$ cat config.mk
export PLATFORM = sky130hd
export DESIGN_NAME = reuleaux
export DESIGN_NICKNAME = reuleaux
export VERILOG_FILES = /design/flow/design.v
export SDC_FILE = /design/flow/constraint.sdc
export NUM_CORES = 4
export LEC_CHECK = 0
export ABC_AREA = 1
export CAP_MARGIN = 5
export CORE_ASPECT_RATIO = 1.58
export CORE_MARGIN = 2
export CORE_UTILIZATION = 72
export CTS_CLUSTER_DIAMETER = 201
export CTS_CLUSTER_SIZE = 72
export PLACE_DENSITY_LB_ADDON = 0.24
export SETUP_SLACK_MARGIN = -0.84
export SLEW_MARGIN = 20
$ cat constraint.sdc
create_clock -name core_clock -period 23.5 [get_ports {clk}]
set_input_delay 4.7000 -clock core_clock [delete_from_list [all_inputs] [get_ports {clk}]]
set_output_delay 4.7000 -clock core_clock [all_outputs]
set_load 0.01 [all_outputs]
$ cat design.v
module circle(input logic clk, input logic rst_n, input logic [2:0] colour,
              input logic [7:0] centre_x, input logic [6:0] centre_y, input logic [7:0] radius,
              input logic start, output logic done,
              output logic [7:0] vga_x, output logic [6:0] vga_y,
              output logic [2:0] vga_colour, output logic vga_plot);
logic y_increment, x_increment, crit1_increment, crit2_increment, loop_start, plot;
logic [9:0] offset_x, next_vgax, offset_y, next_vgay, crit;
logic [3:0] state, next_state, which_octant; 
assign vga_colour = colour; 
localparam x_dimension = 159; 
localparam y_dimension = 119;  
localparam RESET = 4'b0000;
localparam START_DRAWING = 4'b0001;
localparam BIG_LOOP = 4'b0010;
localparam OCTANT_1 = 4'b0011;
localparam OCTANT_2 = 4'b0100;
localparam OCTANT_3 = 4'b0101;
localparam OCTANT_4 = 4'b0110;
localparam OCTANT_5 = 4'b0111;
localparam OCTANT_6 = 4'b1000;
localparam OCTANT_7 = 4'b1001;
localparam OCTANT_8 = 4'b1010;
localparam INCREMENT_Y = 4'b1011;
localparam INCREMENT_CRIT1 = 4'b1100;
localparam INCREMENT_CRIT2 = 4'b1101;
localparam DONE_ALL = 4'b1110;
always_ff @(posedge clk or negedge rst_n) begin 
	if(!rst_n) state = RESET; 
	else state = next_state; 
end  
always_comb begin 
	if (plot ==1 && $signed(next_vgax) >= 0 && $signed(next_vgax) <= x_dimension && $signed(next_vgay) >= 0 && $signed(next_vgay) <= y_dimension)
		vga_plot = 1;
	else vga_plot = 0;
end
always_ff @(posedge clk) begin
	if(loop_start == 1) offset_y <= 10'd0; 
	else if (y_increment) offset_y <= offset_y + 10'd1;
	else offset_y <= offset_y;
end
always_ff @ (posedge clk) begin
	if(loop_start == 1) offset_x <= radius;
	else if (x_increment) offset_x <= offset_x - 10'd1;
	else offset_x <= offset_x;
end
always_ff @ (posedge clk) begin
	if(loop_start == 1) crit <= 10'd1 - radius;
	else if (crit1_increment) crit <= crit + (10'd2 * offset_y) + 10'd1; 
	else if (crit2_increment) crit <= crit + (10'd2 * (offset_y - offset_x)) + 10'd1;
	else crit <= crit;
end  
always_ff @(posedge clk) begin 
	if (loop_start == 1) begin
		next_vgax = centre_x + radius;
		next_vgay = centre_y; end
	else
	case(which_octant) 
	4'd1: begin
		next_vgax = centre_x + offset_x;
		next_vgay = centre_y + offset_y; end
	4'd2: begin
		next_vgax = centre_x + offset_y;
		next_vgay = centre_y + offset_x; end
	4'd3: begin
		next_vgax = centre_x - offset_x;
		next_vgay = centre_y + offset_y; end
	4'd4: begin
		next_vgax = centre_x - offset_y;
		next_vgay = centre_y + offset_x; end
	4'd5: begin
		next_vgax = centre_x - offset_x;
		next_vgay = centre_y - offset_y; end
	4'd6: begin
		next_vgax = centre_x - offset_y;
		next_vgay = centre_y - offset_x; end
	4'd7: begin
		next_vgax = centre_x + offset_x;
		next_vgay = centre_y - offset_y; end
	4'd8: begin
		next_vgax = centre_x + offset_y;
		next_vgay = centre_y - offset_x; end
	default:  begin
		next_vgax = next_vgax;
		next_vgay = next_vgay; end
	endcase
end  
assign vga_x = next_vgax[7:0];
assign vga_y = next_vgay[6:0];
always_comb begin
	case(state)
	RESET: begin
		if (start) begin
			next_state = START_DRAWING; 
			end
		else next_state = RESET;
		end
	START_DRAWING: begin 
			next_state = BIG_LOOP; end 
	BIG_LOOP: begin  
			if ($signed(offset_y) <= $signed(offset_x)) next_state = OCTANT_1;  
			else next_state = DONE_ALL; 
		end
	OCTANT_1: next_state = OCTANT_2; 
	OCTANT_2: next_state = OCTANT_3;  
	OCTANT_3: next_state = OCTANT_4; 
	OCTANT_4: next_state = OCTANT_5; 
	OCTANT_5: next_state = OCTANT_6; 
	OCTANT_6: next_state = OCTANT_7;  
	OCTANT_7: next_state = OCTANT_8; 
	OCTANT_8: next_state = INCREMENT_Y; 
	INCREMENT_Y: next_state = INCREMENT_CRIT1; 
	INCREMENT_CRIT1: begin 
		if($signed(crit) <= 0) next_state = BIG_LOOP; 
		else next_state = INCREMENT_CRIT2;  
		end
	INCREMENT_CRIT2: next_state = BIG_LOOP; 
	DONE_ALL: next_state = DONE_ALL;  
	default: next_state = RESET;  
	endcase
end  
always_comb begin
	case(state) 
	RESET: begin
		loop_start = 0;
		which_octant = 0;
		plot = 0;
		x_increment = 0;
		y_increment = 0;
		crit1_increment = 0;
		crit2_increment  = 0;
		done = 0;
		end
	START_DRAWING: begin
		loop_start = 1;
		which_octant = 0;
		plot = 0;
		x_increment = 0;
		y_increment = 0;
		crit1_increment = 0;
		crit2_increment  = 0;
		done = 0;
		end
	BIG_LOOP: begin
		loop_start = 0;
		which_octant = 0;
		plot = 0;
		x_increment = 0;
		y_increment = 0;
		crit1_increment = 0;
		crit2_increment  = 0;
		done = 0;
		end
	OCTANT_1: begin
		loop_start = 0;
		which_octant = 4'd1;
		plot = 1;
		x_increment = 0;
		y_increment = 0;
		crit1_increment = 0;
		crit2_increment  = 0;
		done = 0;
		end
	OCTANT_2: begin
		loop_start = 0;
		which_octant = 4'd2;
		plot = 1;
		x_increment = 0;
		y_increment = 0;
		crit1_increment = 0;
		crit2_increment  = 0;
		done = 0;
		end
	OCTANT_3: begin
		loop_start = 0;
		which_octant = 4'd3;
		plot = 1;
		x_increment = 0;
		y_increment = 0;
		crit1_increment = 0;
		crit2_increment  = 0;
		done = 0;
		end
	OCTANT_4: begin
		loop_start = 0;
		which_octant = 4'd4;
		plot = 1;
		x_increment = 0;
		y_increment = 0;
		crit1_increment = 0;
		crit2_increment  = 0;
		done = 0;
		end
	OCTANT_5: begin
		loop_start = 0;
		which_octant = 4'd5;
		plot = 1;
		x_increment = 0;
		y_increment = 0;
		crit1_increment = 0;
		crit2_increment  = 0;
		done = 0;
		end
	OCTANT_6: begin
		loop_start = 0;
		which_octant = 4'd6;
		plot = 1;
		x_increment = 0;
		y_increment = 0;
		crit1_increment = 0;
		crit2_increment  = 0;
		done = 0;
		end
	OCTANT_7: begin
		loop_start = 0;
		which_octant = 4'd7;
		plot = 1;
		x_increment = 0;
		y_increment = 0;
		crit1_increment = 0;
		crit2_increment  = 0;
		done = 0;
		end
	OCTANT_8: begin
		loop_start = 0;
		which_octant = 4'd8;
		plot = 1;
		x_increment = 0;
		y_increment = 0;
		crit1_increment = 0;
		crit2_increment  = 0;
		done = 0;
		end
	INCREMENT_Y: begin
		loop_start = 0;
		which_octant = 4'd8;
		plot = 1;
		x_increment = 0;
		y_increment = 1;
		crit1_increment = 0;
		crit2_increment  = 0;
		done = 0;
		end
	INCREMENT_CRIT1: begin
		if($signed(crit) <= 0) begin crit1_increment = 1; x_increment = 0; end 
		else begin x_increment = 1; crit1_increment = 0; end  
		loop_start = 0;
		which_octant = 0;
		plot = 0;
		y_increment = 0;
		crit2_increment  = 0;
		done = 0;
		end
	INCREMENT_CRIT2: begin
		loop_start = 0;
		which_octant = 0;
		plot = 0;
		x_increment = 0;
		y_increment = 0;
		crit1_increment = 0;
		crit2_increment  = 1;
		done = 0;
		end
	DONE_ALL: begin
		loop_start = 0;
		which_octant = 0;
		plot = 0;
		x_increment = 0;
		y_increment = 0;
		crit1_increment = 0;
		crit2_increment  = 0;
		done = 1;
		end
	default:  begin
		loop_start = 0;
		which_octant = 0;
		plot = 0;
		x_increment = 0;
		y_increment = 0;
		crit1_increment = 0;
		crit2_increment  = 0;
		done = 0;
		end
	endcase
end  
endmodule
module reuleaux(input logic clk, input logic rst_n, input logic [2:0] colour,
                input logic [7:0] centre_x, input logic [6:0] centre_y, input logic [7:0] diameter,
                input logic start, output logic done,
                output logic [7:0] vga_x, output logic [6:0] vga_y,
                output logic [2:0] vga_colour, output logic vga_plot);
localparam RESET = 4'b0000;
localparam CIRCLE_1 = 4'b0001;
localparam CIRCLE_2 = 4'b0010;
localparam CIRCLE_3 = 4'b0011;
localparam DONE = 4'b0100;
logic [7:0] corner_x1, corner_y1, corner_x2, corner_y2, corner_x3, corner_y3;
logic circle_1_start, circle_2_start, circle_3_start, circle_1_done, circle_2_done, circle_3_done, circle_1_plot, circle_2_plot, circle_3_plot; 
logic [7:0] circle_1_x, circle_2_x, circle_3_x;
logic [6:0] circle_1_y, circle_2_y, circle_3_y;
logic [3:0] state, next_state;
logic [2:0] circle_1_colour_out, circle_2_colour_out, circle_3_colour_out;
assign vga_colour = colour; 
assign corner_x1 = centre_x + (diameter / 2); 
assign corner_y1 = centre_y + (((diameter * 978122)/564719)/6);
assign corner_x2 = centre_x - (diameter / 2);
assign corner_y2 = centre_y + (((diameter * 978122)/564719)/6);
assign corner_x3 = centre_x;
assign corner_y3 = centre_y - (((diameter * 978122)/564719)/3);
circle circle_1(.clk(clk), .rst_n(rst_n),  .colour(colour),
	.centre_x(corner_x1), .centre_y(corner_y1), .radius(diameter),
	 .start(circle_1_start), .done(circle_1_done), .vga_x(circle_1_x), .vga_y(circle_1_y), 
	.vga_colour(circle_1_colour_out), .vga_plot(circle_1_plot) );
circle circle_2(.clk(clk), .rst_n(rst_n),  .colour(colour),
	.centre_x(corner_x2), .centre_y(corner_y2), .radius(diameter),
	 .start(circle_2_start), .done(circle_2_done), .vga_x(circle_2_x), .vga_y(circle_2_y), 
	.vga_colour(circle_2_colour_out), .vga_plot(circle_2_plot) );
circle circle_3(.clk(clk), .rst_n(rst_n),  .colour(colour),
	.centre_x(corner_x3), .centre_y(corner_y3), .radius(diameter),
	 .start(circle_3_start), .done(circle_3_done), .vga_x(circle_3_x), .vga_y(circle_3_y), 
	.vga_colour(circle_3_colour_out), .vga_plot(circle_3_plot) );
always_comb begin 
	if (circle_1_plot ==1 
			&& $signed(circle_1_x) >= $signed(0) 
			&& $signed(circle_1_x) <= $signed(corner_x3) 
			&& (circle_1_y) >= (corner_y3) 
			&& (circle_1_y) <= (corner_y2) 
		) begin
		vga_x = circle_1_x;
		vga_y = circle_1_y;
		vga_plot = circle_1_plot;
		end
	else if (circle_2_plot == 1 
			&& $signed(circle_2_x) >= $signed(corner_x3)
			&& $signed(circle_2_x) <= $signed(corner_x1) 
			&& (circle_2_y) >= (corner_y3) 
			&& (circle_2_y) <= (corner_y1) 
		) begin
		vga_x = circle_2_x;
		vga_y = circle_2_y;
		vga_plot = circle_2_plot;
		end
	else if (circle_3_plot == 1
			&& $signed(circle_3_x) >= $signed(corner_x2)
			&& $signed(circle_3_x) <= $signed(corner_x1)
			&& (circle_3_y) >= (corner_y3) 
			&& (circle_3_y) <= (corner_y1 + diameter) 
			) begin
		vga_x = circle_3_x;
		vga_y = circle_3_y;
		vga_plot = circle_3_plot;
		end
	else begin 
		vga_x = 0;
		vga_y = 0;
		vga_plot = 0;
		end
end
always_ff @(posedge clk or negedge rst_n) begin 
	if(!rst_n) state = RESET; 
	else state = next_state; 
end  
always_comb begin
	case(state)
	RESET: begin
		if (start) next_state = CIRCLE_1;
		else next_state = RESET;
		end
	CIRCLE_1: begin
		if (circle_1_done) next_state = CIRCLE_2;
		else next_state = CIRCLE_1;
		end
	CIRCLE_2: begin
		if (circle_2_done) next_state = CIRCLE_3;
		else next_state = CIRCLE_2;
		end
	CIRCLE_3: begin
		if (circle_3_done) next_state = DONE;
		else next_state = CIRCLE_3;
		end
	DONE: next_state = DONE;
	default: next_state = RESET;
	endcase
end
always_comb begin  
	case(state)
	RESET: begin
		circle_1_start = 0;
		circle_2_start = 0;
		circle_3_start = 0;
		done = 0; end
	CIRCLE_1:  begin
		circle_1_start = 1;
		circle_2_start = 0;
		circle_3_start = 0;
		done = 0; end
	CIRCLE_2: begin
		circle_1_start = 0;
		circle_2_start = 1;
		circle_3_start = 0;
		done = 0; end
	CIRCLE_3: begin
		circle_1_start = 0;
		circle_2_start = 0;
		circle_3_start = 1;
		done = 0; end
	DONE: begin
		circle_1_start = 0;
		circle_2_start = 0;
		circle_3_start = 0;
		done = 1; end
	default:  begin
		circle_1_start = 0;
		circle_2_start = 0;
		circle_3_start = 0;
		done = 0; end
	endcase
end  
endmodule
$ cat run.sh
#!/bin/bash
# the make line also repeats each setting of config.mk as NAME=value (left out here)
make -C /OpenROAD-flow-scripts/flow DESIGN_CONFIG=/design/flow/config.mk WORK_HOME=/design/flow/orfs CLKGATE_MAP_FILE= finish
==> results of run 1 <==
## routing by layer
metal	GRT overflow	track usage, %
met5	5	45.2
met4	229	92.1
met3	24	76.1
met2	435	101
met1	26	82.8
## timing repair
item	CTS
endpoints found under the setup margin	16
buffers inserted	35
pin swaps	58
gates resized	279
hold endpoints to repair	0
cloned	15
## stage by stage
step                hold WS, ns  setup WS, ns  TNS [ns]  instances  cell area, sq um
floorplan                 0.352       -0.0388    -0.222       4900             31000
global placement          0.367         -2.11    -31.52       6088             36700
detailed placement        0.368         -2.83    -43.03       6088             36700
CTS                       0.389         -1.34    -20.41       6165             38600
==> design notes, run 1 <==
The synth_stat.txt file lists the number of cells as 4900. The total overflow left after global routing is 719. The synthesized design spends more area on one cell type than any other, namely sky130_fd_sc_hd__nand2_1.

The total I/O pin count is 49. The synthesis report names the predominant flop master as sky130_fd_sc_hd__edfxtp_1. The die covers 44800 sq um.

The number of distinct library cells after synthesis came out at 73. The commonest cells after synthesis are sky130_fd_sc_hd__nand2_1 (1237), sky130_fd_sc_hd__inv_1 (765), sky130_fd_sc_hd__nor2_1 (593), sky130_fd_sc_hd__nand3_1 (359), sky130_fd_sc_hd__ha_1 (348). The tools report the CTS root buffer as sky130_fd_sc_hd__clkbuf_16.

The run stopped with a tool error. After floorplanning, the core was sized to cover 42600 sq um. The final weighted congestion of routability-driven global placement was 1.12. The first error in the log reads "[ERROR GRT-0116] Global routing finished with congestion. Check the congestion regions in the DRC Viewer". Per the CTS log, the maximum H-tree level is 4. In the synthesized netlist the async set-or-reset flop fraction comes to 25.0%.

The tools report the combined area of all synthesized cells as 31000 sq um. Once synthesis finished, the tally of register bits stood at 200. Per the synthesis report, the XOR/XNOR share of the synthesized area is 4.21%. In this run, the synthesized area fraction spent on and/or/nand/nor cells is recorded as 34.9%. The die is 265 microns tall. Synthesis produced a netlist with a net count of 5338. The number of enable flip-flop cells works out to 105. Once detailed placement completed, the half-perimeter wirelength came to 90.8 mm. The stopping stage was global routing. The largest family of logic cells by area was simple AND/OR/NAND/NOR gates.

For the number of clock buffers inserted by TritonCTS, the log shows 17. The run gives 95 as the number of placement rows. With the synthesized netlist cell count at 4900, the mux share of post-synthesis cell area is 0.0646%. The area fraction of the dominant cell type after synthesis was 15.0%. The synthesized-area fraction occupied by adder cells was 18.0%; the number of buffers inserted by port buffering was 42. Hold repair after CTS inserted 0 buffers. Clock net sink count: 200. The run gives 86.7% as the total global-route track usage. The tools report the fraction of the yosys area taken by sequential cells as 17.1%. The chip area line in the Yosys stat output reads 31000 sq um. The floorplan step records an initial core utilization of 72.8%. Number of warning messages in the yosys log: 5. Yosys attributes the largest share of cell area to sky130_fd_sc_hd__nand2_1 (15%), sky130_fd_sc_hd__ha_1 (14%), sky130_fd_sc_hd__edfxtp_1 (10%). The buffer levels on the longest clock path was 2; the die width was 169 microns.

The run gives 14.5% for the post-synthesis compound-gate area fraction. The average instance area after synthesis was 6.32 sq um. Library cell with the highest instance count after synthesis: sky130_fd_sc_hd__nand2_1.
==> run 2, diff against run 1 <==
- ABC_AREA: 1 -> unset
- CAP_MARGIN: 5 -> 20
- CORE_ASPECT_RATIO: 1.58 -> 0.51
- CORE_UTILIZATION: 72 -> 60
- CTS_CLUSTER_DIAMETER: 201 -> unset
- CTS_CLUSTER_SIZE: 72 -> unset
- PLACE_DENSITY: unset -> 0.64
- PLACE_DENSITY_LB_ADDON: 0.24 -> unset
- SETUP_SLACK_MARGIN: -0.84 -> -2.0
- clock period: 23.5 -> 29.0 ns (I/O delays scaled with it)
==> design notes, run 2 <==
The flow ran to the end, but the layout failed its checks. A clean result was blocked by negative setup slack. With the synthesized netlist cell count at 3847 (-21%), the critical-path maximum fanout is 15. The largest family of logic cells by area is AND-OR/OR-AND gates.

The logs give 30000 sq um (-3.2%) for the combined area of all synthesized cells and 0 for the final max-slew violation count. The run gives 1.13 (+0.99%) for the final weighted congestion of routability-driven global placement.

The critical path runs through a total of 80 cells. Buffer levels on the longest clock path: 3 (+1). The post-synthesis compound-gate area fraction is 25.6% (+11 points).

Ranked by instance count, the synthesized netlist is headed by sky130_fd_sc_hd__nor2_1 (353), sky130_fd_sc_hd__ha_1 (348), sky130_fd_sc_hd__a21oi_1 (318), sky130_fd_sc_hd__nand2_1 (292), sky130_fd_sc_hd__inv_1 (289). The report puts the cell count of the worst reg-to-reg path at 17. The critical path start-end classification is input pin to primary output. The tools report the minimum setup slack in the final design as -1.79 ns.

The element type at the critical path end was a primary output. Looking at the reg2reg group, the worst path starts from circle_2.state[10]. The run gives 23.02 ns for the minimum setup slack among reg-to-reg paths. The tools report the placeable core area as 49300 sq um (+16%).

Total I/O pin count: 49 (unchanged). The die height came out at 164 microns (-38%). The kind of cell with the highest combined delay along the critical path is AND-OR/OR-AND gates. The capture point of the worst register-to-register path is recorded as circle_2.next_vgay[8]. HPWL after detailed placement: 96.0 mm (+5.8%). The average instance area after synthesis came out at 7.79 sq um (+23%). The most critical min-delay path falls under flop to flop. Most frequently used flop master after synthesis: sky130_fd_sc_hd__edfxtp_1. The mux share of post-synthesis cell area was 1.66% (+1.6 points).

The async set-or-reset flop fraction in the synthesized netlist is 25.0% (unchanged), and the die width is 317 microns (+88%). TritonCTS built the clock tree. The area fraction of the dominant cell type after synthesis works out to 14.5% (-0.47 points). The run gives 4889 for the number of nets in the layout.

Recorded from the global router log, the overflow total was 0. The critical path starts at diameter[2].

Static timing analysis puts the maximum clock frequency at 0.0325 GHz. Number of placement rows: 58 (-39%). The CTS root buffer was sky130_fd_sc_hd__clkbuf_16. The transition time at the pin with the least slew margin was 1.24 ns.

The number of levels in the clock H-tree was 4 (unchanged); the number of instances on the worst hold path was 0. The fraction of the mapped netlist area in simple logic gates was 20.1% (-15 points); the worst clock skew was 0.0370 ns. The tools report the required arrival time at the worst endpoint as 23.20 ns.

The tools report the sink of the worst hold path as circle_2.state[14]. The count of state elements after synthesis works out to 200 (unchanged). Of the available clock period, the critical path in the final layout requires 106%. The run gives 19 for the buffering stage count on the worst path with inverters included.

Cell count in the Yosys report: 3847 (-21%). For this run, design rule violations remaining after detail routing come to 0. The worst-case max-slew headroom was logged as 17.3%. The worst path needs 30.79 ns of the cycle, external delays included.

The first-pass iteration count of the detailed router is 8. Global routing used 45.0% of the available tracks. The synthesized-area fraction occupied by adder cells is 18.7% (+0.73 points). The run gives 119 mm as the total length of routed wires. Setup repair after global routing could not meet its margin everywhere.

The run gives 51900 sq um (+16%) as the area of the chip. After synthesis, the cell types taking the most area are sky130_fd_sc_hd__ha_1 (15%), sky130_fd_sc_hd__edfxtp_1 (11%), sky130_fd_sc_hd__xnor2_1 (7.3%). The net count of the mapped netlist is 4285 (-20%), and the number of distinct library cells after synthesis is 126 (+73%). Looking at the worst setup and hold paths, the clock pins of their registers show a slew of 0.06 ns. The number of buffers inserted by port buffering is 42 (unchanged). The effective utilization at floorplan is 60.9% (-12 points). The run gives 24.99 ns as the data arrival time of the critical path. The number of logged tool warnings is 53. The number of vias in the routed layout was 33.7k.

Entering global routing, the biggest net connects 84 pins. The wire length of the first global-routing pass was 181 mm. The remaining antenna violation count is 0.

The worst setup path is launched from an input pin.

The tools report the fraction of the yosys area taken by sequential cells as 17.7% (+0.57 points). The area growth from synthesis to layout is 23.0%. The XOR/XNOR share of the synthesized area is 10.3% (+6.1 points).

As reported, the later end of the worst-skew pair has a clock insertion delay of 0.54 ns. The worst stage delay on the critical path works out to 0.70 ns. By instance count, the leading cell after synthesis is sky130_fd_sc_hd__nor2_1. STA lists the startpoint of the worst hold path as circle_2.state[6].

The initial antenna violation count came out at 10. The via density per instance is 6.58. Per STA, the library cell used most along the worst path is sky130_fd_sc_hd__buf_4. The run gives 105 (unchanged) for the number of enable flip-flop cells. The number of maximum-capacitance violations recorded for the run is 0. The final count of negative-setup-slack endpoints is 16. The number of clock buffers inserted by TritonCTS was 25 (+8). Per the synthesis report, the dominant area consumer among library cells is sky130_fd_sc_hd__ha_1.

The utilization of the core after routing was 74.8%. The run gives 31.8k for the via count of the first global-routing pass. The tools report the endpoint of the most critical setup path as vga_x[3]. For the synthesized chip area reported by yosys, the log shows 30000 sq um (-3.2%). The script logs the mean routed wire length per placed instance as 23.1 microns. Counting endpoints that fail hold in the final report gives 0. The clock net sink count is 200 (unchanged). The number of warning messages in the yosys log was 5 (unchanged). The critical-path cell with the highest stage delay was sky130_fd_sc_hd__fa_2. The starting DRC count in detailed routing was 5349.
## run 2: metal layers
layer / global-route usage (%) / wire length, microns / up-vias
li1: - / - / 15100
met4: 12.0 / 3720 / 12
met5: 0 / 115 / -
met3: 20.3 / 20300 / 416
met1: 64.2 / 49900 / 15800
met2: 60.1 / 44600 / 2392
## run 2: metrics by stage
stage / cell area, sq um / hold slack, ns / worst slack [ns] / TNS [ns] / cells
after floorplan: 30000 / 0.352 / 0.752 / 0 / 3847
final: 36900 / 0.381 / -1.79 / -26.76 / 5123
after global placement: 35800 / 0.368 / -1.10 / -17.19 / 5078
after global routing: 36900 / 0.394 / -2.32 / -35.27 / 5119
after CTS: 36500 / 0.382 / -2.00 / -30.04 / 5111
after detailed placement: 35800 / 0.369 / -1.87 / -28.07 / 5078
## run 2: cell type report
class                      count  area (sq um)
antenna                        6          15.0
clock buffer                  26           629
clock inverter                 7          87.6
fill                        3639         12400
inverter                     292          1100
multi-input combinational   3203         23200
sequential                   200          5310
tap                          660           826
timing repair buffer         729          5690
## run 2: repair_timing
item	in CTS	in global routing
setup buffers	0	11
resized	0	64
endpoints found under the hold margin	0	0
endpoints found under the setup margin	0	16
hold buffers	0	0
==> run 3, diff against run 2 <==
- ABC_AREA: unset -> 1
- CAP_MARGIN: 20 -> 5
- CORE_ASPECT_RATIO: 0.51 -> 1.58
- CORE_UTILIZATION: 60 -> 72
- CTS_CLUSTER_DIAMETER: unset -> 201
- CTS_CLUSTER_SIZE: unset -> 75
- PLACE_DENSITY: 0.64 -> unset
- PLACE_DENSITY_LB_ADDON: unset -> 0.24
- SETUP_SLACK_MARGIN: -2.0 -> -0.7
- clock period: 29.0 -> 23.3 ns (I/O delays scaled with it)
==> design notes, run 3 <==
With the XOR/XNOR share of the synthesized area at 4.21% (-6.1 points), the number of clock buffers inserted by TritonCTS is 17 (-32%). For the fraction of the yosys area taken by sequential cells, the log shows 17.1% (-0.57 points). Async set-or-reset flop fraction in the synthesized netlist: 25.0% (unchanged).

Counting instances in the post-synthesis netlist gives the leading cell types as sky130_fd_sc_hd__nand2_1 (1237), sky130_fd_sc_hd__inv_1 (765), sky130_fd_sc_hd__nor2_1 (593), sky130_fd_sc_hd__nand3_1 (359), sky130_fd_sc_hd__ha_1 (348). The stopping stage is global routing. The number of levels in the clock H-tree came out at 4 (unchanged).

Per the synth stats, the flop cell with the highest instance count is sky130_fd_sc_hd__edfxtp_1. The run gives 31000 sq um (+3.3%) for the synthesized chip area reported by yosys. With the buffer levels on the longest clock path at 2 (-1), the number of placement rows is 95 (+64%). The die height came out at 265 microns (+62%). Grouping non-sequential cells by family puts the most area in simple AND/OR/NAND/NOR gates. The run gives 4900 (+27%) for the synthesized netlist cell count. The run gives 85.4% as the total global-route track usage. The area of the chip is 44800 sq um (-14%), and the average instance area after synthesis is 6.32 sq um (-19%).

The post-synthesis compound-gate area fraction came out at 14.5% (-11 points). The run gives 31000 sq um (+3.3%) for the combined area of all synthesized cells. The run gives 72.8% (+12 points) as the effective utilization at floorplan. The placeable core area was 42600 sq um (-14%). Count of state elements after synthesis: 200 (unchanged). The flow did not finish.

The run gives 1.12 (-1.1%) as the final weighted congestion of routability-driven global placement. The die width is 169 microns (-47%). Sorting the Yosys area breakdown by cell type puts at the top sky130_fd_sc_hd__nand2_1. The cell count in the Yosys report is 4900 (+27%), and the HPWL after detailed placement is 91.5 mm (-4.8%). The run gives 5338 (+25%) for the net count of the mapped netlist.

Library cell with the highest instance count after synthesis: sky130_fd_sc_hd__nand2_1. The global route stage reports its total congestion overflow as 611. For reference, the top cells by area after synthesis are sky130_fd_sc_hd__nand2_1 (15%), sky130_fd_sc_hd__ha_1 (14%), sky130_fd_sc_hd__edfxtp_1 (10%).

The number of buffers inserted by port buffering was 42 (unchanged); the number of distinct library cells after synthesis was 73 (-42%). Clock tree synthesis selected as its root buffer the cell sky130_fd_sc_hd__clkbuf_16. The number of enable flip-flop cells came out at 105 (unchanged). The total I/O pin count is 49 (unchanged). The clock net sink count was 200 (unchanged); the synthesized-area fraction occupied by adder cells was 18.0% (-0.73 points). For the number of warning messages in the yosys log, the log shows 5 (unchanged).

Fraction of the mapped netlist area in simple logic gates: 34.9% (+15 points). The tool reported: "[ERROR GRT-0116] Global routing finished with congestion. Check the congestion regions in the DRC Viewer". With the area fraction of the dominant cell type after synthesis at 15.0% (+0.47 points), the mux share of post-synthesis cell area is 0.0646% (-1.6 points).
## run 3: stage by stage
step | instances | setup slack [ns] | instance area, sq um
after CTS | 6173 | -1.66 | 38500
after global placement | 6098 | -2.09 | 36800
after floorplan | 4900 | -0.159 | 31000
after detailed placement | 6098 | -3.01 | 36800
## run 3: per-layer routing
layer  GRT usage (%)  overflow
met1            81.7        24
met4            89.7       194
met2            99.1       358
met3            74.1        29
met5            53.0         6
## run 3: timing repair
action	4_1_cts
setup buffers	33
setup endpoints to repair	16
gates cloned	12
hold buffers	0
pin swaps	53
gates resized	236
==> run 4, diff against run 3 <==
- ABC_AREA: 1 -> unset
- CAP_MARGIN: 5 -> 20
- CORE_ASPECT_RATIO: 1.58 -> unset
- CTS_CLUSTER_DIAMETER: 201 -> unset
- CTS_CLUSTER_SIZE: 75 -> unset
- PLACE_DENSITY: unset -> 0.67
- PLACE_DENSITY_LB_ADDON: 0.24 -> unset
- SETUP_SLACK_MARGIN: -0.7 -> 5.0
- clock period: 23.3 -> 28.3 ns (I/O delays scaled with it)
==> design notes, run 4 <==
Fraction of the yosys area taken by sequential cells: 17.7% (+0.57 points). The die width works out to 208 microns (+23%). The tools report the number of warning messages in the yosys log as 5 (unchanged). The area fraction of the dominant cell type after synthesis came out at 14.5% (-0.47 points).

For the total I/O pin count, the log shows 49 (unchanged). Mux share of post-synthesis cell area: 1.66% (+1.6 points). The number of enable flip-flop cells was 105 (unchanged). The run gives 200 (unchanged) as the clock net sink count. The die height is 208 microns (-21%). Per the synthesis report, the dominant area consumer among library cells is sky130_fd_sc_hd__ha_1. The cell count in the Yosys report came out at 3847 (-21%). For this run, the total global-route usage over all layers was measured as 92.5%. The effective utilization at floorplan was 73.3% (+0.46 points).

The combined area of all synthesized cells is 30000 sq um (-3.2%). The final weighted congestion of routability-driven global placement was 1.09 (-2.4%). Sorting the synthesized cells by how often they occur yields sky130_fd_sc_hd__nor2_1 (353), sky130_fd_sc_hd__ha_1 (348), sky130_fd_sc_hd__a21oi_1 (318), sky130_fd_sc_hd__nand2_1 (292), sky130_fd_sc_hd__inv_1 (289). The number of buffers inserted by port buffering was 42 (unchanged). The number of distinct library cells after synthesis is 126 (+73%). For the number of placement rows, the log shows 74 (-22%). The number of levels in the clock H-tree was 4 (unchanged); the synthesized-area fraction occupied by adder cells was 18.7% (+0.73 points). The synthesized chip area reported by yosys was 30000 sq um (-3.2%). Looking at the clock tree report, the root buffer type is sky130_fd_sc_hd__clkbuf_16. The most frequently used flop master after synthesis was sky130_fd_sc_hd__edfxtp_1.

With the fraction of the mapped netlist area in simple logic gates at 20.1% (-15 points), the average instance area after synthesis is 7.79 sq um (+23%). The XOR/XNOR share of the synthesized area works out to 10.3% (+6.1 points). The count of state elements after synthesis came out at 200 (unchanged).

For the placeable core area, the log shows 40900 sq um (-3.8%). The number of clock buffers inserted by TritonCTS was 17 (unchanged). The flow did not finish.

The stage where the run came to a stop is global routing. The synthesized netlist cell count is 3847 (-21%). The run gives 2 (unchanged) as the buffer levels on the longest clock path.

Library cell with the highest instance count after synthesis: sky130_fd_sc_hd__nor2_1. The hold buffer count at cts is 0 (unchanged), and the post-synthesis compound-gate area fraction is 25.6% (+11 points). In the synthesized netlist, the dominant kind of combinational cell is AND-OR/OR-AND gates. For the area of the chip, the log shows 43300 sq um (-3.3%).

The async set-or-reset flop fraction in the synthesized netlist is 25.0% (unchanged). Summed over all layers, the global routing overflow is 884. The first error in the log reads "[ERROR GRT-0232] Routing congestion too high. Check the congestion heatmap in the GUI". The run gives 4285 (-20%) for the net count of the mapped netlist. After synthesis, the cell types taking the most area are sky130_fd_sc_hd__ha_1 (15%), sky130_fd_sc_hd__edfxtp_1 (11%), sky130_fd_sc_hd__xnor2_1 (7.3%). The run gives 82.2 mm (-10%) as the HPWL after detailed placement.
[run 4: stage by stage]
step | utilization (%) | cell area (sq um) | instances | setup WS (ns)
2_1_floorplan | - | 30400 | 3847 | 0.971
3_3_place_gp | 85.6 | 35000 | 4825 | -0.272
3_5_place_dp | 85.6 | 35000 | 4825 | -1.02
4_1_cts | 90.8 | 37200 | 4918 | 0.444
[run 4: routing by layer]
layer / track usage, % / GRT overflow
met5: 67.0 / 3
met4: 97.0 / 294
met3: 83.5 / 68
met2: 102 / 453
met1: 90.8 / 66
[run 4: repair_timing]
item                                    CTS
gates resized                           312
endpoints found under the setup margin   16
pin swaps                               132
gates cloned                              4
buffers inserted                         57
==> run 5, diff against run 4 <==
- CELL_PAD_IN_SITES_GLOBAL_PLACEMENT: unset -> 0
- CORE_ASPECT_RATIO: unset -> 1.31
- CORE_MARGIN: 2 -> 6
- CORE_UTILIZATION: 72 -> 67
- CTS_CLUSTER_DIAMETER: unset -> 146
- GPL_ROUTABILITY_DRIVEN: unset -> 0
- GPL_TIMING_DRIVEN: unset -> 0
- MAX_ROUTING_LAYER: unset -> met4
- PLACE_DENSITY: 0.67 -> unset
- PLACE_DENSITY_LB_ADDON: unset -> 0.16
- SETUP_SLACK_MARGIN: 5.0 -> unset
- clock period: 28.3 -> 45.7 ns (I/O delays scaled with it)
==> design notes, run 5 <==
STA classifies the critical path startpoint as an input pin. The number of levels in the clock H-tree came out at 4 (unchanged). Entering global routing, the biggest net connects 51 pins. In this run the worst path has a maximum fanout of 12. The placeable core area was 44000 sq um (+7.6%).

Total number of cells along the worst setup path: 78. The count of state elements after synthesis was 200 (unchanged). Sorting the synthesized cells by how often they occur yields sky130_fd_sc_hd__nor2_1 (353), sky130_fd_sc_hd__ha_1 (348), sky130_fd_sc_hd__a21oi_1 (318), sky130_fd_sc_hd__nand2_1 (292), sky130_fd_sc_hd__inv_1 (289). The transition time at the pin with the least slew margin was 1.24 ns; the die width was 197 microns (-5.4%).

The count of buffers added by post-CTS timing repair for setup is 0 (-100%). From synthesis to final layout, the design area changed by 6.39%. The number of failing hold endpoints at the final stage was 0; the async set-or-reset flop fraction in the synthesized netlist was 25.0% (unchanged). The number of enable flip-flop cells was 105 (unchanged). With the cell count in the Yosys report at 3847 (unchanged), the combined area of all synthesized cells is 30000 sq um (unchanged).

Per the detail_route report, the via count comes to 29.7k. As reported, the later end of the worst-skew pair has a clock insertion delay of 0.49 ns. Cell family contributing the most delay on the critical path: AND-OR/OR-AND gates.

The final layout contains 4353 nets. The library cell with the highest instance count after synthesis is sky130_fd_sc_hd__nor2_1. For the number of placed cells counting well taps, the log shows 4481 (-7.1%).

In this run the clock root is driven by a sky130_fd_sc_hd__clkbuf_16. The area of the chip is 50000 sq um (+16%). Required arrival time at the worst endpoint: 36.56 ns. The class of the worst hold path was flop to flop. The headroom to the max-slew limit is 17.4%, and the HPWL after detailed placement is 73.4 mm (-11%).

Overall routing resource usage recorded by global route was 36.7%. TritonCTS built the clock tree. Counting stages on the worst path, the most repeated cell is sky130_fd_sc_hd__inv_1. For the worst clock skew, the log shows 0.0169 ns.

On the worst setup and hold paths after CTS, the clock-pin slew comes to 0.09 ns. Wire length of the first global-routing pass: 145 mm. The worst setup path is captured at a primary output. In this run the remaining antenna-violating nets after routing total 0.

The non-filler instance count after layout is 4521. The area fraction of the dominant cell type after synthesis works out to 14.5% (unchanged). The largest family of logic cells by area is AND-OR/OR-AND gates. For the worst min-delay path, the startpoint reported by OpenROAD is circle_1.state[13]. The number of buffers and inverters on the critical path is 17. With the synthesized netlist cell count at 3847 (unchanged), the average wire per standard cell is 20.5 microns. For reference, the most critical setup path is categorized as input pin to primary output.

The worst register-to-register path has a setup slack of 40.49 ns. For the synthesized chip area reported by yosys, the log shows 30000 sq um (unchanged). The XOR/XNOR share of the synthesized area was 10.3% (unchanged).

The run gives 0 for the final count of negative-setup-slack endpoints. The run gives 20.1% (unchanged) for the fraction of the mapped netlist area in simple logic gates. The die height is 254 microns (+22%).

The tools report the number of distinct library cells after synthesis as 126 (unchanged). The most frequently used flop master after synthesis is sky130_fd_sc_hd__edfxtp_1. The DRC violation count after routing is 0, and the buffer levels on the longest clock path is 2 (unchanged).

The flow reports an fmax of 0.0244 GHz. The area taken by multi-input combinational cells is reported as 23000 sq um. The run reported a max-capacitance violation count of 0.

The post-synthesis compound-gate area fraction is 25.6% (unchanged). The critical path ends at vga_y[4].

For the net count of the mapped netlist, the log shows 4285 (unchanged). The endpoint identified for the worst register-to-register timing path is circle_1.next_vgax[8]. The final max-slew violation count is 0. Leading area contributor after synthesis: sky130_fd_sc_hd__ha_1. The fraction of the yosys area taken by sequential cells was 17.7% (unchanged); the storage element area was 5310 sq um.

Per STA, the highest per-stage delay on the worst path measures 1.14 ns. The via count of the first global-routing pass came out at 28.3k. The tools report the origin of the worst setup path as diameter[6]. The average instance area after synthesis is 7.79 sq um (unchanged).

The run gives 50 for the number of logged tool warnings. The quantity of gates resized following cts came out at 0 (-100%). The number of clock buffers inserted by TritonCTS is 17 (unchanged), and the data arrival time of the critical path is 31.83 ns.

Summed over all layers, the global routing overflow is 0. The mux share of post-synthesis cell area works out to 1.66% (unchanged). The minimum setup slack in the final design came out at 4.73 ns.

The routed design shows a via density per instance of 6.58. The synthesized-area fraction occupied by adder cells is 18.7% (unchanged), and the minimum period implied by the final worst setup slack is 40.97 ns. The critical-path cell with the highest stage delay was sky130_fd_sc_hd__clkdlybuf4s50_1.

Effective utilization at floorplan: 68.1% (-5.2 points). The launch point of the worst register-to-register path is recorded as circle_1.state[9]. The number of cells traversed by the worst register-to-register path was 22; the clock net sink count was 200 (unchanged).

After layout, the worst path uses 89.7% of the clock period. The detailed router reported a total wirelength of 92.8 mm. The first-pass iteration count of the detailed router is 10.

Number of placement rows: 88 (+19%). The number of buffers inserted by port buffering is 45 (+7.1%). Setup repair after global routing left no endpoint under its margin.

Yosys attributes the largest share of cell area to sky130_fd_sc_hd__ha_1 (15%), sky130_fd_sc_hd__edfxtp_1 (11%), sky130_fd_sc_hd__xnor2_1 (7.3%). The filler cells instantiated in the layout total 3650. For this block, the initial DRC count from the detailed router was 2717.

The post-placement setup slack came out at 5.21 ns (+6.23 ns). The hold buffer count at cts was 0 (unchanged). The run finished with no timing, DRC or antenna violations.

With the number of warning messages in the yosys log at 5 (unchanged), the total I/O pin count is 49 (unchanged). The tools report the sink of the worst hold path as circle_1.state[3]. The run gives 0.392 ns as the smallest hold slack.

The initial antenna violation count is 6. Number of instances on the worst hold path: 0. The total negative slack for setup checks was 0 ns.
[run 5: stage by stage]
step | cell area (sq um) | utilization [%]
after floorplan | 30000 | -
after global placement | 31200 | 70.8
after detailed placement | 31200 | 70.9
after CTS | 31900 | 72.4
after global routing | 31900 | 72.4
final | 31900 | 72.4
[run 5: final cells by class]
cell class              instances  area share [%]
diodes                          8          0.0628
clock buffers                  18            1.41
clock inverters                14           0.612
flip-flops and latches        200            16.6
plain buffers                 152            2.04
multi-input cells            3203            72.0
well taps                     585            2.29
inverters                     292            3.44
repair buffers                 49            1.47
[run 5: per-layer routing]
| layer | global-route usage, % | vias up | wire length, microns |
|---|---|---|---|
| li1 | - | 14100 | - |
| met1 | 40.6 | 13900 | 34500 |
| met2 | 62.8 | 1333 | 44900 |
| met3 | 4.90 | 419 | 6700 |
| met4 | 22.4 | 0 | 6650 |
| met5 | - | - | 0 |
==> run 6, diff against run 5 <==
- ABC_AREA: unset -> 1
- CAP_MARGIN: 20 -> 5
- CELL_PAD_IN_SITES_GLOBAL_PLACEMENT: 0 -> unset
- CORE_ASPECT_RATIO: 1.31 -> unset
- CORE_MARGIN: 6 -> 2
- CORE_UTILIZATION: 67 -> 72
- CTS_CLUSTER_DIAMETER: 146 -> 352
- CTS_CLUSTER_SIZE: unset -> 14
- GPL_ROUTABILITY_DRIVEN: 0 -> unset
- GPL_TIMING_DRIVEN: 0 -> unset
- HOLD_SLACK_MARGIN: unset -> 0.26
- MAX_ROUTING_LAYER: met4 -> unset
- PLACE_DENSITY_LB_ADDON: 0.16 -> 0.02
- SETUP_SLACK_MARGIN: unset -> -0.34
- clock period: 45.7 -> 4.85 ns (I/O delays scaled with it)
==> design notes, run 6 <==
Yosys reports that the most numerous cell types are sky130_fd_sc_hd__nand2_1 (1237), sky130_fd_sc_hd__inv_1 (765), sky130_fd_sc_hd__nor2_1 (593), sky130_fd_sc_hd__nand3_1 (359), sky130_fd_sc_hd__ha_1 (348). The flow did not finish. The total I/O pin count was 49 (unchanged). Library cell with the highest instance count after synthesis: sky130_fd_sc_hd__nand2_1. The post-placement setup slack was -13.73 ns (-18.94 ns). The number of levels in the clock H-tree was 4 (unchanged).

The die width was 211 microns (+7.4%). The die height is 211 microns (-17%), and the post-synthesis compound-gate area fraction is 14.5% (-11 points). For the number of placement rows, the log shows 76 (-14%).

The average instance area after synthesis came out at 6.32 sq um (-19%). The synthesis run identifies the leading combinational cell family as simple AND/OR/NAND/NOR gates. The run gives 4900 (+27%) as the cell count in the Yosys report.

The count of state elements after synthesis works out to 200 (unchanged). The number of warning messages in the yosys log is 5 (unchanged), and the combined area of all synthesized cells is 31000 sq um (+3.3%). For the buffer levels on the longest clock path, the log shows 2 (unchanged).

The number of clock buffers inserted by TritonCTS is 17 (unchanged), and the fraction of the mapped netlist area in simple logic gates is 34.9% (+15 points). The number of placed cells counting well taps was 6233 (+39%). The synthesized netlist cell count is 4900 (+27%), and the area of the chip is 44700 sq um (-11%). The number of buffers inserted by port buffering works out to 42 (-6.7%). For this run, the leading register cell type out of synthesis is sky130_fd_sc_hd__edfxtp_1. Placeable core area: 42800 sq um (-2.8%). The first error in the log reads "[ERROR GRT-0116] Global routing finished with congestion. Check the congestion regions in the DRC Viewer". The tools report the number of distinct library cells after synthesis as 73 (-42%). Recorded from the global router log, the overflow total was 962. The XOR/XNOR share of the synthesized area was 4.21% (-6.1 points); the async set-or-reset flop fraction in the synthesized netlist was 25.0% (unchanged). The run gives 31000 sq um (+3.3%) for the synthesized chip area reported by yosys. The effective utilization at floorplan is 72.4% (+4.3 points). In the post-synthesis netlist, the biggest area contributors are sky130_fd_sc_hd__nand2_1 (15%), sky130_fd_sc_hd__ha_1 (14%), sky130_fd_sc_hd__edfxtp_1 (10%).

The clock net sink count is 200 (unchanged). The leading area contributor after synthesis is sky130_fd_sc_hd__nand2_1. Clock tree synthesis selected as its root buffer the cell sky130_fd_sc_hd__clkbuf_16.

The stopping stage is global routing. The final weighted congestion of routability-driven global placement is 1.09, and the net count of the mapped netlist is 5338 (+25%). The mux share of post-synthesis cell area is 0.0646% (-1.6 points).

The number of enable flip-flop cells is 105 (unchanged), and the synthesized-area fraction occupied by adder cells is 18.0% (-0.73 points). For the fraction of the yosys area taken by sequential cells, the log shows 17.1% (-0.57 points). The area fraction of the dominant cell type after synthesis was 15.0% (+0.47 points); the total global-route track usage was 89.1%.

The run gives 91.1 mm (+24%) as the HPWL after detailed placement.
run 6: timing repair:
action,4_1_cts
cloned,16
hold buffers,0
setup endpoints to repair,46
pin swaps,89
resized,295
buffers inserted,71
run 6: per-stage QoR:
stage | TNS, ns | hold slack (ns) | area, sq um | utilization (%)
floorplan | -406.61 | 0.352 | 31500 | -
global placement | -494.24 | 0.359 | 38200 | 89.3
detailed placement | -535.64 | 0.364 | 38200 | 89.3
CTS | -478.84 | 0.385 | 40600 | 94.9
run 6: per-layer routing:
layer / overflow / GRT usage, %
met5: 6 / 51.5
met2: 625 / 105
met4: 278 / 96.6
met3: 25 / 76.3
met1: 28 / 84.7
==> run 7, diff against run 6 <==
- CAP_MARGIN: 5 -> 0
- CELL_PAD_IN_SITES_DETAIL_PLACEMENT: unset -> 1
- CELL_PAD_IN_SITES_GLOBAL_PLACEMENT: unset -> 2
- CORE_ASPECT_RATIO: unset -> 1.52
- CORE_UTILIZATION: 72 -> 51
- CTS_CLUSTER_DIAMETER: 352 -> 158
- CTS_CLUSTER_SIZE: 14 -> unset
- GPL_ROUTABILITY_DRIVEN: unset -> 1
- HOLD_SLACK_MARGIN: 0.26 -> -0.04
- MIN_ROUTING_LAYER: unset -> met1
- PLACE_DENSITY_LB_ADDON: 0.02 -> 0.06
- SETUP_SLACK_MARGIN: -0.34 -> unset
- SLEW_MARGIN: 20 -> 35
- clock period: 4.85 -> 22.2 ns (I/O delays scaled with it)
==> design notes, run 7 <==
The area fraction of the dominant cell type after synthesis was 15.0% (unchanged). For the number of placement rows, the log shows 111 (+46%). The run gives 4900 (unchanged) for the synthesized netlist cell count.

The most frequently used flop master after synthesis was sky130_fd_sc_hd__edfxtp_1. The run gives 4.21% (unchanged) for the XOR/XNOR share of the synthesized area. The count of state elements after synthesis is 200 (unchanged). The async set-or-reset flop fraction in the synthesized netlist is 25.0% (unchanged), and the post-synthesis compound-gate area fraction is 14.5% (unchanged). The tools report the net count of the mapped netlist as 5338 (unchanged). Grouping non-sequential cells by family puts the most area in simple AND/OR/NAND/NOR gates. The leading area contributor after synthesis was sky130_fd_sc_hd__nand2_1. The synthesized chip area reported by yosys was 31000 sq um (unchanged); the cell count in the Yosys report was 4900 (unchanged). The run gives 31000 sq um (unchanged) as the combined area of all synthesized cells. The run gives 62800 sq um (+40%) for the area of the chip. The tools report the placeable core area as 60100 sq um (+41%).

With the mux share of post-synthesis cell area at 0.0646% (unchanged), the number of enable flip-flop cells is 105 (unchanged). The effective utilization at floorplan is 51.5% (-21 points). The fraction of the mapped netlist area in simple logic gates came out at 34.9% (unchanged). The flow did not finish. The die width was 204 microns (-3.6%). The run gives 18.0% (unchanged) for the synthesized-area fraction occupied by adder cells. The average instance area after synthesis is 6.32 sq um (unchanged).

The tools report the stopping stage as global placement without I/O. The synthesis stats list as the most numerous cell sky130_fd_sc_hd__nand2_1. The tools report the number of distinct library cells after synthesis as 73 (unchanged).

Sorting the synthesized cells by how often they occur yields sky130_fd_sc_hd__nand2_1 (1237), sky130_fd_sc_hd__inv_1 (765), sky130_fd_sc_hd__nor2_1 (593), sky130_fd_sc_hd__nand3_1 (359), sky130_fd_sc_hd__ha_1 (348). The first error in the log reads "[ERROR FLW-0024] Place density exceeds 1.0 (current PLACE_DENSITY_LB_ADDON =  0.06). Please check if the value of  PLACE_DENSITY_LB_ADDON is between 0 and 0.99". The number of warning messages in the yosys log was 5 (unchanged). With the fraction of the yosys area taken by sequential cells at 17.1% (unchanged), the die height is 308 microns (+46%). The main area contributors are sky130_fd_sc_hd__nand2_1 (15%), sky130_fd_sc_hd__ha_1 (14%), sky130_fd_sc_hd__edfxtp_1 (10%).
==> run 8, diff against run 7 <==
- ABC_AREA: 1 -> unset
- CAP_MARGIN: 0 -> 15
- CELL_PAD_IN_SITES_DETAIL_PLACEMENT: 1 -> unset
- CELL_PAD_IN_SITES_GLOBAL_PLACEMENT: 2 -> unset
- CORE_ASPECT_RATIO: 1.52 -> 0.51
- CORE_MARGIN: 2 -> 6
- CORE_UTILIZATION: 51 -> 64
- CTS_CLUSTER_DIAMETER: 158 -> 123
- CTS_CLUSTER_SIZE: unset -> 59
- GPL_ROUTABILITY_DRIVEN: 1 -> unset
- HOLD_SLACK_MARGIN: -0.04 -> unset
- MAX_ROUTING_LAYER: unset -> met4
- MIN_ROUTING_LAYER: met1 -> unset
- PLACE_DENSITY_LB_ADDON: 0.06 -> unset
- SETUP_SLACK_MARGIN: unset -> 2.28
- SLEW_MARGIN: 35 -> 10
- clock period: 22.2 -> 42.7 ns (I/O delays scaled with it)
==> design notes, run 8 <==
The smallest hold slack was 0.389 ns. The final max-slew violation count was 0. The area after detailed placement is 30800 sq um. TritonCTS created 17 clock buffers. In the post-synthesis netlist, the cell with the most instances is sky130_fd_sc_hd__nor2_1. Element type at the critical path end: a primary output. The report shows a maximum critical-path fanout of 29.

The effective utilization at floorplan is 65.1% (+14 points). The max-slew check reports its worst relative slack as 9.35%. The area fraction of the dominant cell type after synthesis was 14.5% (-0.47 points); the number of instances on the worst hold path was 0. The count of state elements after synthesis is 200 (unchanged), and the placeable core area is 46000 sq um (-23%). The logs give 31.0k for the number of vias in the routed layout and 163 mm for the wire length of the first global-routing pass.

The global route total overflow was 0; the number of failing hold endpoints at the final stage was 0. Setup repair after global routing left no endpoint under its margin. Highest-utilization routing layer at the global route stage: met1. Looking at area per cell type in the netlist, the leader is sky130_fd_sc_hd__ha_1.

The net count of the mapped netlist was 4285 (-20%). Sink of the worst hold path: circle_1.state[14]. The HPWL after detailed placement is 85.2 mm. The source-to-sink clock delay at the later pin of the worst-skew pair came out at 0.49 ns. The die height was 167 microns (-46%). The endpoint of the worst register-to-register path is circle_1.next_vgax[9]. After routing the design area is 31500 sq um. The synthesized chip area reported by yosys came out at 30000 sq um (-3.2%). The tools report the endpoint of the most critical setup path as vga_y[2]. The area growth from synthesis to final layout was 5.12%. Number of cells traversed by the worst register-to-register path: 17.

The run gives 7.01 for the via density per instance. With the number of distinct library cells after synthesis at 126 (+73%), the minimum setup slack in the final design is 3.07 ns. The first detailed-routing pass took 11 iterations.

The routed design could run at a clock period as short as 39.63 ns. The logs give 5263 for the starting DRC count in detailed routing and 0 for the DRC violation count after routing. TritonCTS built the clock tree. The average instance area after synthesis was 7.79 sq um (+23%); the met1 demand-to-capacity share in global routing was 57.4%. With the final weighted congestion of routability-driven global placement at 1.13, the synthesized-area fraction occupied by adder cells is 18.7% (+0.73 points). The largest family of logic cells by area was AND-OR/OR-AND gates. For met2 alone, demand over resource in global routing was 49.8%.

The reg-to-reg critical path startpoint was circle_1.state[9]. Looking at the critical path, the single cell with the biggest stage delay is sky130_fd_sc_hd__o21ai_1. The run gives 17.7% (+0.57 points) as the fraction of the yosys area taken by sequential cells.

In the synthesized netlist, the cells that appear most often are sky130_fd_sc_hd__nor2_1 (353), sky130_fd_sc_hd__ha_1 (348), sky130_fd_sc_hd__a21oi_1 (318), sky130_fd_sc_hd__nand2_1 (292), sky130_fd_sc_hd__inv_1 (289). The number of levels in the clock H-tree was 4. For the initial antenna violation count, the log shows 3. The run gives 18.8% as the met3 track demand over resource in global routing. The main area contributors are sky130_fd_sc_hd__ha_1 (15%), sky130_fd_sc_hd__edfxtp_1 (11%), sky130_fd_sc_hd__xnor2_1 (7.3%). Dividing the detail-routed wire length by the instance count gives 24.3 microns. The largest net degree at the start of global routing is 84. Async set-or-reset flop fraction in the synthesized netlist: 25.0% (unchanged). Looking at hold timing, the worst path starts from circle_1.state[6].

Per the OpenROAD timing report, the critical path contains 70 cells. The run gives 0.0252 GHz as the achievable frequency. The flow ran to the end and the layout has no timing, DRC or antenna violations. The worst register-to-register path has a setup slack of 37.00 ns. The clock edge transition at the registers on the reported setup and hold paths came out at 0.09 ns.

The class of the worst hold path was flop to flop. For the area of the chip, the log shows 52500 sq um (-16%).

The buffering stage count on the worst path with inverters included is 11. STA classifies the critical path startpoint as an input pin. The die width came out at 315 microns (+55%).

The most numerous cell on the critical path was sky130_fd_sc_hd__a21oi_1. Per the run summary, max-cap violations total 0. After the last flow step, the layout net total stands at 4229.

For the synthesized netlist cell count, the log shows 3847 (-21%). The run gives 5 (unchanged) for the number of warning messages in the yosys log. For the cell count in the Yosys report, the log shows 3847 (-21%).

In this design, the stage delay of the slowest critical-path cell is 1.01 ns. The total length of routed wires is 107 mm. The combined area of all synthesized cells is 30000 sq um (-3.2%). In the final run the clock tree shows a worst skew of 0.0158 ns. The fraction of the mapped netlist area in simple logic gates is 20.1% (-15 points), and the required arrival time at the worst endpoint is 34.16 ns. OpenROAD emitted warnings numbering 52.

Timing analysis after detailed placement gives a worst setup slack of 2.40 ns. The filler cells instantiated in the layout total 3767. The logs give 49 for the total I/O pin count and 2 for the buffer levels on the longest clock path.

Per the post-route antenna check, the number of violating nets is 0. According to the timing report, the arrival time at the worst endpoint equals 31.09 ns. According to the CTS report, the clock sink count is 200. The logs give 0 ns for the total negative slack for setup checks and 0 for the final count of negative-setup-slack endpoints. Critical path start-end classification: input pin to primary output. The mux share of post-synthesis cell area came out at 1.66% (+1.6 points).

The cell family contributing the most delay on the critical path is AND-OR/OR-AND gates. The number of placement rows came out at 56 (-50%). The XOR/XNOR share of the synthesized area was 10.3% (+6.1 points). The most frequently used flop master after synthesis is sky130_fd_sc_hd__edfxtp_1. Number of buffers inserted by port buffering: 42. The final critical-path share of the clock period came out at 92.8%. The run gives 28.0k as the via count of the first global-routing pass. The post-synthesis compound-gate area fraction is 25.6% (+11 points). The root buffer cell chosen for the clock tree is sky130_fd_sc_hd__clkbuf_16.

The total global-route track usage was 39.8%; the transition time at the pin with the least slew margin was 1.36 ns. Number of enable flip-flop cells: 105 (unchanged). Origin of the worst setup path: diameter[3]. Buffers inserted to repair hold after CTS numbered 0.
[run 8: layout make-up]
cell class | instances | area, sq um | share of cell area (%)
flip-flops and latches | 200 | 5310 | 16.9
inverters | 292 | 1100 | 3.48
repair buffers | 76 | 671 | 2.13
clock inverters | 15 | 208 | 0.659
diodes | 4 | 10.0 | 0.0318
well taps | 609 | 762 | 2.42
multi-input cells | 3204 | 23000 | 73.1
clock buffers | 17 | 425 | 1.35
[run 8: what timing repair did]
item                                   in CTS  in global routing
gates resized                               1                 13
pin swaps                                   0                  2
buffers inserted                            0                  3
cloned                                      0                  1
setup endpoints to repair                   1                 16
endpoints found under the hold margin       0                  0
[run 8: routing by layer]
metal,part of all wire (%),up-vias
li1,-,13800
met5,0,-
met2,37,2339
met3,18,293
met4,2.8,0
met1,42,14500
[run 8: per-stage QoR]
| step | util [%] | cells |
|---|---|---|
| after floorplan | - | 3847 |
| after global placement | 66.8 | 4377 |
| after detailed placement | 66.8 | 4377 |
| after CTS | 68.2 | 4409 |
| after global routing | 68.5 | 4416 |
| final | 68.5 | 4417 |
==> run 9, diff against run 8 <==
- ABC_AREA: unset -> 1
- CAP_MARGIN: 15 -> 20
- CORE_ASPECT_RATIO: 0.51 -> unset
- CORE_MARGIN: 6 -> 2
- CORE_UTILIZATION: 64 -> 72
- CTS_CLUSTER_DIAMETER: 123 -> 364
- CTS_CLUSTER_SIZE: 59 -> 100
- MAX_ROUTING_LAYER: met4 -> unset
- PLACE_DENSITY: unset -> 0.38
- SETUP_SLACK_MARGIN: 2.28 -> unset
- SLEW_MARGIN: 10 -> 20
- TNS_END_PERCENT: unset -> 15
- clock period: 42.7 -> 20.1 ns (I/O delays scaled with it)
==> design notes, run 9 <==
The run stopped with a tool error. The stage where the run came to a stop is global routing. The tool reported: "[ERROR DPL-0038] Utilization greater than 100%, impossible to legalize".

The hold buffer count at cts is 0 (unchanged). For the final weighted congestion of routability-driven global placement, the log shows 1.06 (-6.8%). The average instance area after synthesis was 6.32 sq um (-19%). The run gives 211 microns (+27%) for the die height.

The run gives 73 (-42%) for the number of distinct library cells after synthesis. The run gives 25.0% (unchanged) for the async set-or-reset flop fraction in the synthesized netlist. The number of levels in the clock H-tree came out at 4 (unchanged).

The synthesized chip area reported by yosys is 31000 sq um (+3.3%). The total I/O pin count is 49 (unchanged), and the effective utilization at floorplan is 72.4% (+7.3 points). With the number of warning messages in the yosys log at 5 (unchanged), the mux share of post-synthesis cell area is 0.0646% (-1.6 points).

The fraction of the yosys area taken by sequential cells was 17.1% (-0.57 points); the number of clock buffers inserted by TritonCTS was 17 (unchanged). The tools report the net count of the mapped netlist as 5338 (+25%). The number of placement rows is 76 (+36%). The leading area contributor after synthesis was sky130_fd_sc_hd__nand2_1. Yosys shows that the main logic family after synthesis is simple AND/OR/NAND/NOR gates. Clock tree synthesis selected as its root buffer the cell sky130_fd_sc_hd__clkbuf_16. The most frequently used flop master after synthesis was sky130_fd_sc_hd__edfxtp_1. The synthesized-area fraction occupied by adder cells is 18.0% (-0.73 points). With the number of enable flip-flop cells at 105 (unchanged), the number of buffers inserted by port buffering is 42 (unchanged). The XOR/XNOR share of the synthesized area is 4.21% (-6.1 points), and the cell count in the Yosys report is 4900 (+27%).

The run gives 31000 sq um (+3.3%) for the combined area of all synthesized cells. The synthesis stats list as the most numerous cell sky130_fd_sc_hd__nand2_1. By area the synthesized netlist is led by sky130_fd_sc_hd__nand2_1 (15%), sky130_fd_sc_hd__ha_1 (14%), sky130_fd_sc_hd__edfxtp_1 (10%). The HPWL after detailed placement came out at 82.7 mm (-2.9%). The run gives 14.5% (-11 points) for the post-synthesis compound-gate area fraction.

The run gives 15.0% (+0.47 points) for the area fraction of the dominant cell type after synthesis. The synthesized netlist cell count came out at 4900 (+27%). The clock net sink count was 200 (unchanged). The post-placement setup slack was -4.22 ns (-6.61 ns); the die width was 211 microns (-33%).

The area of the chip came out at 44700 sq um (-15%). With the count of state elements after synthesis at 200 (unchanged), the buffer levels on the longest clock path is 2 (unchanged). The run gives 42800 sq um (-7.0%) as the placeable core area. The fraction of the mapped netlist area in simple logic gates is 34.9% (+15 points). Sorting the synthesized cells by how often they occur yields sky130_fd_sc_hd__nand2_1 (1237), sky130_fd_sc_hd__inv_1 (765), sky130_fd_sc_hd__nor2_1 (593), sky130_fd_sc_hd__nand3_1 (359), sky130_fd_sc_hd__ha_1 (348).
-- run 9: timing repair --
| action | 4_1_cts |
|---|---|
| buffers inserted | 75 |
| cloned | 17 |
| setup endpoints to repair | 16 |
| pin swaps | 156 |
| gates resized | 373 |
| hold endpoints to repair | 0 |
-- run 9: per-stage QoR --
| step | instances | utilization [%] | cell area, sq um | TNS [ns] |
|---|---|---|---|---|
| after floorplan | 4900 | - | 31200 | -20.59 |
| after global placement | 6087 | 86.1 | 36800 | -55.54 |
| after detailed placement | 6087 | 86.1 | 36800 | -66.01 |
| after CTS | 6211 | 92.1 | 39400 | -44.53 |
==> run 10, diff against run 9 <==
- CAP_MARGIN: 20 -> 5
- CORE_ASPECT_RATIO: unset -> 1.72
- CORE_UTILIZATION: 72 -> 70
- CTS_CLUSTER_DIAMETER: 364 -> 254
- CTS_CLUSTER_SIZE: 100 -> 75
- PLACE_DENSITY: 0.38 -> 0.65
- TNS_END_PERCENT: 15 -> 5
- clock period: 20.1 -> 22.1 ns (I/O delays scaled with it)
==> design notes, run 10 <==
The flow ran to the end, but the layout failed its checks. In this run the layout check failures are negative setup slack. Number of placement rows: 101 (+33%). For the number of vias in the routed layout, the log shows 39.9k. Clock edge transition at the registers on the reported setup and hold paths: 0.09 ns. The fraction of the mapped netlist area in simple logic gates is 34.9% (unchanged). The global route total overflow was 0; the count of state elements after synthesis was 200 (unchanged). The run gives 0.0646% (unchanged) for the mux share of post-synthesis cell area.

The most frequently used flop master after synthesis is sky130_fd_sc_hd__edfxtp_1. The run gives 39.2k as the via count of the first global-routing pass. Per the run summary, max-cap violations total 0. Across the routed clock network, the largest skew measured is 0.0276 ns. Synthesized-area fraction occupied by adder cells: 18.0% (unchanged). By area, the combinational part of the netlist is dominated by simple AND/OR/NAND/NOR gates. The run gives 17 (unchanged) as the number of clock buffers inserted by TritonCTS.

The run gives 105 (unchanged) for the number of enable flip-flop cells. Per the hold report, the tightest min-delay path originates at circle_2.state[5]. TritonCTS built the clock tree. The run gives -3.73 ns as the minimum setup slack in the final design. The library cell with the highest instance count after synthesis is sky130_fd_sc_hd__nand2_1. The run gives 200 (unchanged) for the clock net sink count. The synthesized chip area reported by yosys came out at 31000 sq um (unchanged).

Die width: 164 microns (-22%). The main area contributors are sky130_fd_sc_hd__nand2_1 (15%), sky130_fd_sc_hd__ha_1 (14%), sky130_fd_sc_hd__edfxtp_1 (10%). For the fraction of the yosys area taken by sequential cells, the log shows 17.1% (unchanged). After synthesis, the most frequently instantiated cells are sky130_fd_sc_hd__nand2_1 (1237), sky130_fd_sc_hd__inv_1 (765), sky130_fd_sc_hd__nor2_1 (593), sky130_fd_sc_hd__nand3_1 (359), sky130_fd_sc_hd__ha_1 (348). The run gives 5338 (unchanged) as the net count of the mapped netlist.

The area fraction of the dominant cell type after synthesis works out to 15.0% (unchanged). The tree is rooted in a sky130_fd_sc_hd__clkbuf_16. The leading area contributor after synthesis was sky130_fd_sc_hd__nand2_1. With the total I/O pin count at 49 (unchanged), the average instance area after synthesis is 6.32 sq um (unchanged). In the finished design, the share of the clock period the worst path needs comes to 117%. The number of placed cells counting well taps is 6142 (+0.90%). The run gives 70.5% (-2.0 points) for the effective utilization at floorplan. Worst stage delay on the critical path: 0.56 ns. Combined area of all synthesized cells: 31000 sq um (unchanged). The routed layout reports a DRC error count of 0.

In the final report, the number of pins over their slew limit comes to 0. The cell count in the Yosys report is 4900 (unchanged). Total global-route track usage over all layers is 53.5%. The run gives 44000 sq um (+2.8%) as the placeable core area. Setup repair after global routing could not meet its margin everywhere. The tools report the area of the chip as 46000 sq um (+2.9%). Of all nets on the critical path, the largest fanout is 13. The async set-or-reset flop fraction in the synthesized netlist is 25.0% (unchanged). Die height: 280 microns (+32%).

Headroom to the max-slew limit came out at 10.6%. The number of buffers inserted by port buffering works out to 42 (unchanged). The run gives 24 for the number of cells traversed by the worst register-to-register path.

The buffer levels on the longest clock path is 2 (unchanged). Setup violations remaining at the end of the flow were counted as 16. Number of levels in the clock H-tree: 4 (unchanged). The worst hold path passes through 0 cells.

The run gives 90.9 mm (+9.9%) for the HPWL after detailed placement. For the hold buffer count at cts, the log shows 0 (unchanged). STA classifies the critical path startpoint as an input pin. The post-synthesis compound-gate area fraction was 14.5% (unchanged). The sink of the worst hold path is circle_2.state[13]. For the worst reg-to-reg path, the startpoint reported by OpenROAD is circle_2.state[9]. The critical-path cell with the highest stage delay is sky130_fd_sc_hd__nor2_1. The final weighted congestion of routability-driven global placement was 1.09 (+2.7%); the remaining antenna violation count was 0.

The synthesized netlist cell count is 4900 (unchanged), and the XOR/XNOR share of the synthesized area is 4.21% (unchanged). The number of distinct library cells after synthesis is 73 (unchanged), and the minimum period implied by the final worst setup slack is 25.83 ns. The number of warning messages in the yosys log was 5 (unchanged).
-- run 10: layout make-up --
class | count | share of cell area, %
Clock buffer | 17 | 1.08
Inverter | 807 | 7.75
Timing Repair Buffer | 779 | 15.7
Antenna cell | 7 | 0.0446
Tap cell | 566 | 1.80
Sequential cell | 200 | 13.5
Clock inverter | 15 | 0.421
Multi-Input combinational cell | 3838 | 59.7
-- run 10: metal layers --
metal  share of wire [%]  global-route usage, %  up-vias
li1                    -                      -    17500
met1                  29                   45.4    17700
met2                  45                   86.2     3064
met3                  12                   23.7     1614
met4                  15                   59.9       16
met5                0.17                   2.11        -
-- run 10: through the flow --
step | hold WS (ns) | cell area (sq um) | setup WS, ns
floorplan | 0.352 | 31100 | -0.300
global placement | 0.364 | 37100 | -2.94
detailed placement | 0.363 | 37100 | -3.37
CTS | 0.387 | 38400 | -2.35
global route | 0.407 | 39200 | -4.97
finish | 0.391 | 39300 | -3.73
-- run 10: repair_timing --
item                       CTS  global route
pin swaps                   50            60
setup endpoints to repair   16            16
gates resized              173           175
setup buffers               20            13
gates cloned                 8             6
